==> job 2768: inputs <==
==> flow/design.v <==
module edge_detector (
    input clock,
    input resetn,
    input increment_button,
    input tunning,
    output reg increment_signal
);
reg increment_button_prev;
reg reset_delay;  
always @(posedge clock or negedge resetn) begin
    if (!resetn) begin
        increment_button_prev <= 0;
        increment_signal <= 0;
        reset_delay <= 1'b1;  
    end else begin
        if (reset_delay != 1'b0) begin
            reset_delay <= reset_delay - 1'b1;
            increment_signal <= 0;  
        end else begin
            if (!increment_button_prev && increment_button && tunning) begin
                increment_signal <= 1;  
            end else begin
                increment_signal <= 0;  
            end
        end
        increment_button_prev <= increment_button;  
    end
end
endmodule
module my_counter #
(
    parameter counter_size = 31,
    parameter counter_limit = 32'd50000000
)
(
    input clock,
    input resetn,
    input enable,
    output reg [counter_size:0] counter
);
always @ (posedge clock or negedge resetn)
begin
    if (resetn == 1'b0) begin
        counter <= 'b0;
    end
    else begin
        if (enable == 1'b1) begin
            if (counter == counter_limit) begin
                counter <= 'b0;
            end
            else begin
                counter <= counter + 1'b1;
            end    
        end
        else begin
            counter <= counter;
        end
    end
end
endmodule
module my_signal_pulse #(
	parameter signal_period_one = 32'd50000000
)
(
input clock,
input resetn,
input [31:0] counter, 
output reg signal_gen
);
always @ (posedge clock or negedge resetn)
begin
  if(resetn == 1'b0) begin
    signal_gen <= 1'b0;
   end  
   else begin
	if(counter == signal_period_one) begin
		signal_gen <= 1'b1;
	end
	else begin
		signal_gen <= 1'b0;
	end
   end 
end
endmodule
module my_decoder (
    input clock,
    input resetn,
    input [31:0] seconds_in,
    input [31:0] minutes_in,
    input [31:0] hours_in,
    output reg [47:0] segment_out  
);
function [7:0] digit_to_segment;
    input [3:0] digit;
    case (digit)
        4'd0: digit_to_segment = 8'b11000000;  
        4'd1: digit_to_segment = 8'b11111001;  
        4'd2: digit_to_segment = 8'b10100100;  
        4'd3: digit_to_segment = 8'b10110000;  
        4'd4: digit_to_segment = 8'b10011001;  
        4'd5: digit_to_segment = 8'b10010010;  
        4'd6: digit_to_segment = 8'b10000010;  
        4'd7: digit_to_segment = 8'b11111000;  
        4'd8: digit_to_segment = 8'b10000000;  
        4'd9: digit_to_segment = 8'b10010000;  
        default: digit_to_segment = 8'b11000000;  
    endcase
endfunction
always @(posedge clock or negedge resetn) begin
    if (!resetn) begin
        segment_out <= {digit_to_segment(4'd0), digit_to_segment(4'd0), digit_to_segment(4'd0),
		  digit_to_segment(4'd0), digit_to_segment(4'd0), digit_to_segment(4'd0)};  
    end else begin
        if (seconds_in < 32'd60 && minutes_in < 32'd60 && hours_in < 32'd24) begin
            segment_out[7:0]   <= digit_to_segment(seconds_in % 10);  
            segment_out[15:8]  <= digit_to_segment(seconds_in / 10);  
            segment_out[23:16] <= digit_to_segment(minutes_in % 10);  
            segment_out[31:24] <= digit_to_segment(minutes_in / 10);  
            segment_out[39:32] <= digit_to_segment(hours_in % 10);    
            segment_out[47:40] <= digit_to_segment(hours_in / 10);    
        end else begin
            segment_out <= {digit_to_segment(4'd0), digit_to_segment(4'd0), digit_to_segment(4'd0), 
				digit_to_segment(4'd0), digit_to_segment(4'd0), digit_to_segment(4'd0)}; 
        end
    end
end
endmodule
module my_top_architecture (
    input clock,
    input resetn,
    input tunning,  
    input mode_switch,  
    input increment_button,  
    output wire [47:0] segment_out
);
wire [31:0] main_counter;
wire [31:0] seconds_counter;
wire [31:0] minutes_counter;
wire [31:0] hours_counter;
wire enable_seconds_counter;
wire enable_minutes_counter;
wire enable_hours_counter;
wire increment_signal;  
edge_detector edge_detector_inst (
    .clock(clock),
    .resetn(resetn),
    .increment_button(increment_button),
    .tunning(tunning),
    .increment_signal(increment_signal)
);
my_counter #(
    .counter_size(31),
    .counter_limit(32'd999)  
) main_counter_inst (
    .clock(clock),
    .resetn(resetn),
    .enable(1'b1),  
    .counter(main_counter)
);
my_signal_pulse #(
    .signal_period_one(32'd999)  
) my_signal_pulse_inst (
    .clock(clock),
    .resetn(resetn),
    .counter(main_counter),
    .signal_gen(enable_seconds_counter)  
);
my_counter #(
    .counter_size(31),
    .counter_limit(32'd59)  
) seconds_counter_inst (
    .clock(clock),
    .resetn(resetn),
    .enable(enable_seconds_counter && !tunning),  
    .counter(seconds_counter)
);
assign enable_minutes_counter = (enable_seconds_counter && (seconds_counter == 32'd59) && !tunning);
my_counter #(
    .counter_size(31),
    .counter_limit(32'd59)
) minutes_counter_inst (
    .clock(clock),
    .resetn(resetn),
    .enable(enable_minutes_counter || (increment_signal && mode_switch)),  
    .counter(minutes_counter)
);
assign enable_hours_counter = (enable_minutes_counter && (minutes_counter == 32'd59) && !tunning);
my_counter #(
    .counter_size(31),
    .counter_limit(32'd23)  
) hours_counter_inst (
    .clock(clock),
    .resetn(resetn),
    .enable(enable_hours_counter || (increment_signal && !mode_switch)),  
    .counter(hours_counter)
);
my_decoder my_decoder_inst (
    .clock(clock),
    .resetn(resetn),
    .seconds_in(seconds_counter),
    .minutes_in(minutes_counter),
    .hours_in(hours_counter),
    .segment_out(segment_out)
);
endmodule
==> flow/run.sh <==
#!/bin/bash
# the make line also repeats each setting of config.mk as NAME=value (left out here)
make -C /OpenROAD-flow-scripts/flow DESIGN_CONFIG=/design/flow/config.mk WORK_HOME=/design/flow/orfs CLKGATE_MAP_FILE= finish
==> flow/config.mk <==
export PLATFORM = sky130hd
export DESIGN_NAME = my_top_architecture
export DESIGN_NICKNAME = my_top_architecture
export VERILOG_FILES = /design/flow/design.v
export SDC_FILE = /design/flow/constraint.sdc
export NUM_CORES = 4
export LEC_CHECK = 0
export ABC_AREA = 0
export CAP_MARGIN = 20
export CELL_PAD_IN_SITES_DETAIL_PLACEMENT = 2
export CORE_MARGIN = 6
export CORE_UTILIZATION = 34
export GPL_ROUTABILITY_DRIVEN = 1
export MAX_ROUTING_LAYER = met5
export MIN_ROUTING_LAYER = met2
export PLACE_DENSITY_LB_ADDON = 0.05
export SETUP_SLACK_MARGIN = 0.49
export SLEW_MARGIN = 5
==> flow/constraint.sdc <==
create_clock -name core_clock -period 14.4 [get_ports {clock}]
set_input_delay 2.8800 -clock core_clock [delete_from_list [all_inputs] [get_ports {clock}]]
set_output_delay 2.8800 -clock core_clock [all_outputs]
set_load 0.01 [all_outputs]
==> inputs of job 2650, as changes to job 2768 <==
- ABC_AREA: 0 -> 1
- CELL_PAD_IN_SITES_DETAIL_PLACEMENT: 2 -> unset
- CORE_MARGIN: 6 -> 2
- CORE_UTILIZATION: 34 -> 72
- MIN_ROUTING_LAYER: met2 -> met1
- PLACE_DENSITY_LB_ADDON: 0.05 -> 0.2
- SLEW_MARGIN: 5 -> 40
==> flow/constraint.sdc (replaced) <==
create_clock -name core_clock -period 12.6 [get_ports {clock}]
set_input_delay 2.5200 -clock core_clock [delete_from_list [all_inputs] [get_ports {clock}]]
set_output_delay 2.5200 -clock core_clock [all_outputs]
set_load 0.01 [all_outputs]
==> inputs of job 8626, as changes to job 2768 <==
- ABC_AREA: 0 -> 1
- CELL_PAD_IN_SITES_DETAIL_PLACEMENT: 2 -> unset
- CORE_MARGIN: 6 -> 2
- CORE_UTILIZATION: 34 -> 72
- GPL_ROUTABILITY_DRIVEN: 1 -> unset
- MAX_ROUTING_LAYER: met5 -> unset
- MIN_ROUTING_LAYER: met2 -> unset
- PLACE_DENSITY: unset -> 0.6
- PLACE_DENSITY_LB_ADDON: 0.05 -> unset
- SETUP_SLACK_MARGIN: 0.49 -> unset
- SLEW_MARGIN: 5 -> 20
==> flow/constraint.sdc (replaced) <==
create_clock -name core_clock -period 21.0 [get_ports {clock}]
set_input_delay 4.2000 -clock core_clock [delete_from_list [all_inputs] [get_ports {clock}]]
set_output_delay 4.2000 -clock core_clock [all_outputs]
set_load 0.01 [all_outputs]
==> GITHUB_STEP_SUMMARY <==
## Implementation flow summary

| Metric | Value |
|---|---|
| Status | complete, no violations |
| Detail Route met3 WL | 1660 microns |
| RSZ-0062 raised after global routing | no |
| DP Area | 0.0176 sq mm |
| DP HPWL | 28900 microns |
| DRT Wirelength | 38000 microns |
-- figures above: job 8626

==> GITHUB_STEP_SUMMARY <==
## Implementation flow summary

| Metric | Value |
|---|---|
| DP Area | 0.0177 sq mm |
| Detail Route met3 WL | 3770 microns |
| Crit Path Category | register to register |
| DRT Wirelength | 49000 microns |
| DP HPWL | 29300 microns |
| Status | complete, no violations |
-- figures above: job 2650

==> GITHUB_STEP_SUMMARY <==
## Implementation flow summary

| Metric | Value |
|---|---|
| Detail Route met3 WL | 36900 microns |
| Routability Congestion | 0.903 |
| Seq/Total Area, Yosys | 18.6% |
| RSZ-0062 raised after global routing | yes |
| Post-synth top area share | 17.8% |
| # setup viols final | 0 |
| DP Area | 0.0240 sq mm |
| DRT Wirelength | 89800 microns |
| Status | complete, no violations |
-- figures above: job 2768



==> run a: inputs <==
RTL: the design.v shown in full above, as it stands there.
make LEC_CHECK=0 ABC_AREA=1 CAP_MARGIN=35 CORE_MARGIN=6 CORE_UTILIZATION=38 CTS_CLUSTER_DIAMETER=387 CTS_CLUSTER_SIZE=20 GPL_ROUTABILITY_DRIVEN=0 MAX_ROUTING_LAYER=met5 MIN_ROUTING_LAYER=met1 PLACE_DENSITY_LB_ADDON=0.05 SETUP_SLACK_MARGIN=-0.95 SLEW_MARGIN=5 TNS_END_PERCENT=15 finish   # period 10.7 ns
run.sh (not shown) runs the stock make flow with config.mk's settings and CLKGATE_MAP_FILE=.
==> inputs of run b, as changes to run a <==
Settings changed: ABC_AREA 1 to not set, CAP_MARGIN 35 to 20, CORE_MARGIN 6 to 2, CORE_UTILIZATION 38 to 36, CTS_CLUSTER_DIAMETER 387 to not set, CTS_CLUSTER_SIZE 20 to not set, GPL_ROUTABILITY_DRIVEN 0 to not set, MAX_ROUTING_LAYER met5 to not set, MIN_ROUTING_LAYER met1 to not set, PLACE_DENSITY set to 0.6, PLACE_DENSITY_LB_ADDON 0.05 to not set, SETUP_SLACK_MARGIN -0.95 to not set, SLEW_MARGIN 5 to 20, TNS_END_PERCENT 15 to not set.
==> flow/constraint.sdc (replaced) <==
create_clock -name core_clock -period 16.5 [get_ports {clock}]
set_input_delay 3.3000 -clock core_clock [delete_from_list [all_inputs] [get_ports {clock}]]
set_output_delay 3.3000 -clock core_clock [all_outputs]
set_load 0.01 [all_outputs]
==> inputs of run c, as changes to run a <==
Settings changed: CAP_MARGIN 35 to 20, CORE_MARGIN 6 to 2, CORE_UTILIZATION 38 to 59, CTS_CLUSTER_DIAMETER 387 to not set, CTS_CLUSTER_SIZE 20 to not set, GPL_ROUTABILITY_DRIVEN 0 to 1, SETUP_SLACK_MARGIN -0.95 to 0.49, SLEW_MARGIN 5 to 40, TNS_END_PERCENT 15 to not set.
==> comparison <==
Run a finished but failed the layout checks on setup timing. Run b completed with no timing, DRC or antenna violations. Run c finished but fails on setup timing.
The lowest first-iteration DRC count belongs to run a, the highest to run b.
In run a the fmax is higher than in run b, by about 30%.
The highest die area belongs to run b, the lowest to run c.
Final area, highest first: run b, run c, run a.
Clock skew: run a < run b < run c.
Sequential cell count is the same in run b and run c.
Between run c and run b, the lower synthesized cell count is in run c (gap 16%, measured against run b).
==> figures <==
Final period util: run b 85.3%; run a 102%; run c 111%
Origin of the critical flop-to-flop path: run b seconds_counter_inst.counter[25]; run a minutes_counter_inst.counter[30]; run c seconds_counter_inst.counter[30]
Synthesis-to-layout area growth: run b 4.37%; run a 24.7%; run c 38.9%
Number of rows created at floorplan: run b 93; run a 77; run c 62
Core Area: run b 64,500 sq um; run a 44,200 sq um; run c 28,500 sq um
GR Layer Usage met2: run b 28.3%; run a 27.4%; run c 51.7%
Area fraction in mux cells: run b 3.56%; run a 0%; run c 0%
Setup slack of the worst register-to-register path: run b 2420 ps; run a -200 ps; run c -1130 ps
Number of instances in the synthesized netlist: run b 3,086; run a 2,582; run c 2,582
Result of the run: run b finished clean; run a finished with violations; run c finished with violations
Reasons for failing layout checks: run b -; run a setup timing; run c setup timing
Cell total after placement: run b 3,746; run a 3,296; run c 3,009
M3 GR Usage: run b 2.45%; run a 2.54%; run c 3.04%
Stage-log warning count: run b 57; run a 58; run c 60
Uppermost layer routed: run b met5; run a met4; run c met4


==> 07-13 <==
RTL: the design.v shown in full above, as it stands there.
export LEC_CHECK = 0
export CAP_MARGIN = 20
export CORE_MARGIN = 2
export CORE_UTILIZATION = 51
export PLACE_DENSITY = 0.6
export SLEW_MARGIN = 20
create_clock -name core_clock -period 21.0 [get_ports {clock}]
==> 09-02: changes against 07-13 <==
Settings changed: CORE_UTILIZATION 51 to 40.
==> flow/constraint.sdc (replaced) <==
create_clock -name core_clock -period 14.4 [get_ports {clock}]
set_input_delay 2.8800 -clock core_clock [delete_from_list [all_inputs] [get_ports {clock}]]
set_output_delay 2.8800 -clock core_clock [all_outputs]
set_load 0.01 [all_outputs]
==> impl_metrics.toml <==
# implementation run metrics
[outcome]
outcome = "finished clean"

[place]
dpl_worst_slack_ns = 0.690

[cells_and_area]
post_layout_nonfiller_instances = 3692

[routing]
dr_wl_met2_um = 30800
drt-initial-drc-count = 2557

[global_route]
met2_usage_pct = 34.6

[timing]
whs_ns = 0.408
-- figures above: 09-02

==> impl_metrics.toml <==
# implementation run metrics
[routing]
dr_wl_met2_um = 30300
drt-initial-drc-count = 2576

[cells_and_area]
post_layout_nonfiller_instances = 3522

[outcome]
outcome = "finished clean"

[place]
dpl_worst_slack_ns = 7.23

[timing]
whs_ns = 0.415
-- figures above: 07-13



==> v7: inputs <==
Starts from the design.v that is shown in full above.
Settings: LEC_CHECK=0, ABC_AREA=1, CAP_MARGIN=0, CELL_PAD_IN_SITES_DETAIL_PLACEMENT=2, CORE_ASPECT_RATIO=1.14, CORE_MARGIN=6, CORE_UTILIZATION=34, CTS_CLUSTER_DIAMETER=86, CTS_CLUSTER_SIZE=18, GPL_ROUTABILITY_DRIVEN=0, HOLD_SLACK_MARGIN=0.15, MAX_ROUTING_LAYER=met5, MIN_ROUTING_LAYER=met2, PLACE_DENSITY=0.8, SETUP_SLACK_MARGIN=0.49, SLEW_MARGIN=0, TNS_END_PERCENT=20; clock period 14.4 ns.
==> v29: changes against v7 <==
==> flow/config.mk (replaced) <==
export PLATFORM = sky130hd
export DESIGN_NAME = my_top_architecture
export DESIGN_NICKNAME = my_top_architecture
export VERILOG_FILES = /design/flow/design.v
export SDC_FILE = /design/flow/constraint.sdc
export NUM_CORES = 4
export LEC_CHECK = 0
export CAP_MARGIN = 20
export CORE_MARGIN = 2
export CORE_UTILIZATION = 66
export CTS_CLUSTER_DIAMETER = 220
export SLEW_MARGIN = 20
==> flow/constraint.sdc (replaced) <==
create_clock -name core_clock -period 12.1 [get_ports {clock}]
set_input_delay 2.4200 -clock core_clock [delete_from_list [all_inputs] [get_ports {clock}]]
set_output_delay 2.4200 -clock core_clock [all_outputs]
set_load 0.01 [all_outputs]
==> v17: changes against v7 <==
==> flow/config.mk (replaced) <==
export PLATFORM = sky130hd
export DESIGN_NAME = my_top_architecture
export DESIGN_NICKNAME = my_top_architecture
export VERILOG_FILES = /design/flow/design.v
export SDC_FILE = /design/flow/constraint.sdc
export NUM_CORES = 4
export LEC_CHECK = 0
export ABC_AREA = 1
export CAP_MARGIN = 20
export CORE_MARGIN = 2
export CORE_UTILIZATION = 66
export PLACE_DENSITY = 0.6
export SLEW_MARGIN = 20
==> flow/constraint.sdc (replaced) <==
create_clock -name core_clock -period 12.0 [get_ports {clock}]
set_input_delay 2.4000 -clock core_clock [delete_from_list [all_inputs] [get_ports {clock}]]
set_output_delay 2.4000 -clock core_clock [all_outputs]
set_load 0.01 [all_outputs]
==> v10: changes against v7 <==
==> flow/config.mk (replaced) <==
export PLATFORM = sky130hd
export DESIGN_NAME = my_top_architecture
export DESIGN_NICKNAME = my_top_architecture
export VERILOG_FILES = /design/flow/design.v
export SDC_FILE = /design/flow/constraint.sdc
export NUM_CORES = 4
export LEC_CHECK = 0
export CAP_MARGIN = 20
export CORE_MARGIN = 2
export CORE_UTILIZATION = 40
export PLACE_DENSITY = 0.6
export SLEW_MARGIN = 20
==> flow/constraint.sdc (replaced) <==
create_clock -name core_clock -period 12.0 [get_ports {clock}]
set_input_delay 2.4000 -clock core_clock [delete_from_list [all_inputs] [get_ports {clock}]]
set_output_delay 2.4000 -clock core_clock [all_outputs]
set_load 0.01 [all_outputs]
==> out/qor.yml <==
initCoreUtil: 0.674
status: "complete, no violations"
top_logic_kind: "simple AND/OR/NAND/NOR gates"
yosysUniqueCellTypes: 66
synth-xor-area-share: 0.0367
ys_seq_frac: 0.256
grt_util_met1: 0.377
That was v17.
==> out/qor.yml <==
grt_util_met1: 0.313
status: "complete, no violations"
ys_seq_frac: 0.186
top_logic_kind: "AND-OR/OR-AND gates"
yosysUniqueCellTypes: 159
initCoreUtil: 0.405
That was v10.
==> out/qor.yml <==
status: "complete, no violations"
synth-xor-area-share: 0.0625
ys_seq_frac: 0.186
finalHoldViolCount: 0
path_class: "flop to flop"
clk_path_buf_depth: 2
grt_util_met1: 0.483
initCoreUtil: 0.665
yosysUniqueCellTypes: 159
That was v29.
==> out/qor.yml <==
grt_util_met1: 0
top_logic_kind: "simple AND/OR/NAND/NOR gates"
stop_error: "[ERROR GRT-0116] Global routing finished with congestion. Check the congestion regions in the DRC Viewer."
initCoreUtil: 0.345
status: "did not finish"
outcome.stop_stage: "global routing (5_1_grt)"
ys_seq_frac: 0.256
That was v7.
